==> inputs of run a <==
==> flow/design.v (excerpt) <==
module breakout
	(
		input         clk,
		input         resetn,        
		input  [1:0]  go,            
		input         paddle_tick,   
		input         ball_tick,     
		output [8:0]  x,
		output [7:0]  y,
		output [2:0]  colour,
		output        plot
	);
clock: 7.0 ns
lec_check: 0
abc_area: 1
cap_margin: 20
core_margin: 2
core_utilization: 68
cts_cluster_size: 13
setup_slack_margin: 1.85
slew_margin: 20
run.sh (not shown) runs the stock make flow with config.mk's settings and CLKGATE_MAP_FILE=.
==> run b (differences from run a) <==
Settings changed: ABC_AREA 1 to 0, CAP_MARGIN 20 to 30, CELL_PAD_IN_SITES_DETAIL_PLACEMENT from default to 2, CELL_PAD_IN_SITES_GLOBAL_PLACEMENT from default to 3, CORE_ASPECT_RATIO from default to 1.49, CORE_UTILIZATION 68 to 54, CTS_CLUSTER_SIZE 13 to 47, GPL_ROUTABILITY_DRIVEN from default to 0, HOLD_SLACK_MARGIN from default to 0.03, MAX_ROUTING_LAYER from default to met5, PLACE_DENSITY_LB_ADDON from default to 0.09, SETUP_SLACK_MARGIN 1.85 to default, TNS_END_PERCENT from default to 25.
==> flow/constraint.sdc (replaced) <==
create_clock -name core_clock -period 20.0 [get_ports {clk}]
set_input_delay 4.0000 -clock core_clock [delete_from_list [all_inputs] [get_ports {clk}]]
set_output_delay 4.0000 -clock core_clock [all_outputs]
set_load 0.01 [all_outputs]
==> run c (differences from run a) <==
Settings changed: ABC_AREA 1 to default, CORE_UTILIZATION 68 to 40, CTS_CLUSTER_SIZE 13 to default, HOLD_SLACK_MARGIN from default to -0.1, PLACE_DENSITY_LB_ADDON from default to 0.08, SETUP_SLACK_MARGIN 1.85 to default.
==> flow/constraint.sdc (replaced) <==
create_clock -name core_clock -period 20.0 [get_ports {clk}]
set_input_delay 4.0000 -clock core_clock [delete_from_list [all_inputs] [get_ports {clk}]]
set_output_delay 4.0000 -clock core_clock [all_outputs]
set_load 0.01 [all_outputs]
==> run d (differences from run a) <==
Settings changed: ABC_AREA 1 to default, CORE_UTILIZATION 68 to 72, CTS_CLUSTER_SIZE 13 to default, SETUP_SLACK_MARGIN 1.85 to default.
==> flow/constraint.sdc (replaced) <==
create_clock -name core_clock -period 8.68 [get_ports {clk}]
set_input_delay 1.7360 -clock core_clock [delete_from_list [all_inputs] [get_ports {clk}]]
set_output_delay 1.7360 -clock core_clock [all_outputs]
set_load 0.01 [all_outputs]
==> summary.txt <==
Results of an implementation run.

The total number of placement rows is roughly 57. The run ended at global routing (5_1_grt). Hold repair after CTS inserted 0 buffers. The cell-mix breakdown from Yosys lists the simple-gate area share as 0.297. The run stopped with a tool error.

The fraction of post-synthesis cell area in the top cell type by area is 0.209. According to the floorplan report, the die width is 161 um. The number of clock sinks is 236.

In the Yosys stats the netlist draws on 63 distinct library cells.
[end of results for run a]
==> summary.txt <==
Results of an implementation run.

The largest non-sequential cell family by area is simple AND/OR/NAND/NOR gates. The number of clock sinks is 236. The final critical path time including I/O delays and setup is between 8 and 9 ns. The met3 usage is 0.0401. Hold repair after CTS inserted 0 buffers. The share of synthesized area in the top cell type comes to 0.197. The fraction of the mapped netlist area in simple logic gates is 0.263. Combinational cells consume a total of ~1.4 mW. The floorplan has 57 rows. The run finished with no timing, DRC or antenna violations.

The clock group share of total power is 0.257. The horizontal die dimension reported for this design is 161 um. The distinct cell type count after synthesis is 112.
[end of results for run d]
==> summary.txt <==
Results of an implementation run.

The area fraction of the largest cell type after synthesis is 0.197. The first error in the log reads "[ERROR FLW-0024] Place density exceeds 1.0 (current PLACE_DENSITY_LB_ADDON =  0.09). Please check if the value of  PLACE_DENSITY_LB_ADDON is between 0 and 0.99". After floorplanning, the core was divided into 81 placement rows. Per the synthesis report, the simple-gate share of the synthesized area is 0.263. The step where the flow halted is global placement without I/O (3_1_place_gp_skip_io). The yosys synthesis chip area is 17800 um^2. For this run, the register share of the synthesized area comes to 0.331. The run stopped with a tool error. The area of the die is between 30000 and 40000 um^2. After synthesis, the most frequently instantiated cells are sky130_fd_sc_hd__nor2_1, sky130_fd_sc_hd__nand2_1, sky130_fd_sc_hd__dfxtp_1.

Synthesis produced 2193 cells. Counting distinct cell types in the post-synthesis netlist gives 112. The die is roughly 150 um wide.
[end of results for run b]
==> summary.txt <==
Results of an implementation run.

The flow ran to the end and the layout has no timing, DRC or antenna violations. The highest layer used for signal routing is met4. In this run the core area contains between 70 and 80 standard-cell rows.

The fraction of post-synthesis cell area in the top cell type by area is 0.197. Clock tree synthesis found a total of 236 sinks. The flow reports power dissipated in combinational cells as 567 uW. The report puts the hold buffer count at CTS at 0.

The number of logic gates is roughly 1800. In this run the power spent charging and discharging nets is 649 uW. The share of the Yosys chip area taken by registers is 0.331.

The distinct cell type count after synthesis is 112.
[end of results for run c]


==> willow <==
Starting RTL as in the previous note.
Settings: LEC_CHECK=0, CAP_MARGIN=10, CELL_PAD_IN_SITES_GLOBAL_PLACEMENT=3, CORE_ASPECT_RATIO=1.49, CORE_MARGIN=5, CORE_UTILIZATION=54, CTS_CLUSTER_SIZE=47, HOLD_SLACK_MARGIN=0.03, MAX_ROUTING_LAYER=met5, PLACE_DENSITY_LB_ADDON=0.09, SLEW_MARGIN=20, TNS_END_PERCENT=25; clock period 20.0 ns.
==> xenon (differences from willow) <==
- CAP_MARGIN: 10 -> 20
- CELL_PAD_IN_SITES_GLOBAL_PLACEMENT: 3 -> unset
- CORE_ASPECT_RATIO: 1.49 -> unset
- CORE_MARGIN: 5 -> 2
- CORE_UTILIZATION: 54 -> 22
- CTS_CLUSTER_SIZE: 47 -> unset
- HOLD_SLACK_MARGIN: 0.03 -> unset
- MAX_ROUTING_LAYER: met5 -> unset
- PLACE_DENSITY_LB_ADDON: 0.09 -> unset
- TNS_END_PERCENT: 25 -> unset
==> flow/constraint.sdc (replaced) <==
create_clock -name core_clock -period 9.36 [get_ports {clk}]
set_input_delay 1.8720 -clock core_clock [delete_from_list [all_inputs] [get_ports {clk}]]
set_output_delay 1.8720 -clock core_clock [all_outputs]
set_load 0.01 [all_outputs]
==> qor summary <==
metric	xenon	willow
Result of the run	timing/DRC/antenna clean	stopped before the end
Last stage reached	-	global placement without I/O (3_1_place_gp_skip_io)
Post-Syn Area	17800 sq um	17800 sq um
Share of synthesized area occupied by flip-flops and latches	33.1%	33.1%
Std-Cell Core Area	80300 sq um	32700 sq um
AND/OR/NAND/NOR Cells, Area Fraction	26.3%	26.3%
Mux frac, synth	2.17%	2.17%
Initial cell density of the core	22.2%	54.4%
Overall die area	83300 sq um	36800 sq um
Yosys-reported design area after synthesis	17800 sq um	17800 sq um
Primary FF master, synth	sky130_fd_sc_hd__dfxtp_1	sky130_fd_sc_hd__dfxtp_1
Library cell occupying the most area in the post-synthesis netlist	sky130_fd_sc_hd__edfxtp_1	sky130_fd_sc_hd__edfxtp_1
Die Span X	289 microns	159 microns
DIE HEIGHT	289 microns	232 microns
Post-synthesis adder-cell area fraction	6.11%	6.11%
Placement row count	104	81
Synth Net Count	2283	2283
Cell count after synthesis	2193	2193
Fraction of synthesis flops using an asynchronous set or reset pin	0%	0%
Power is estimated from default activity; no workload was simulated.
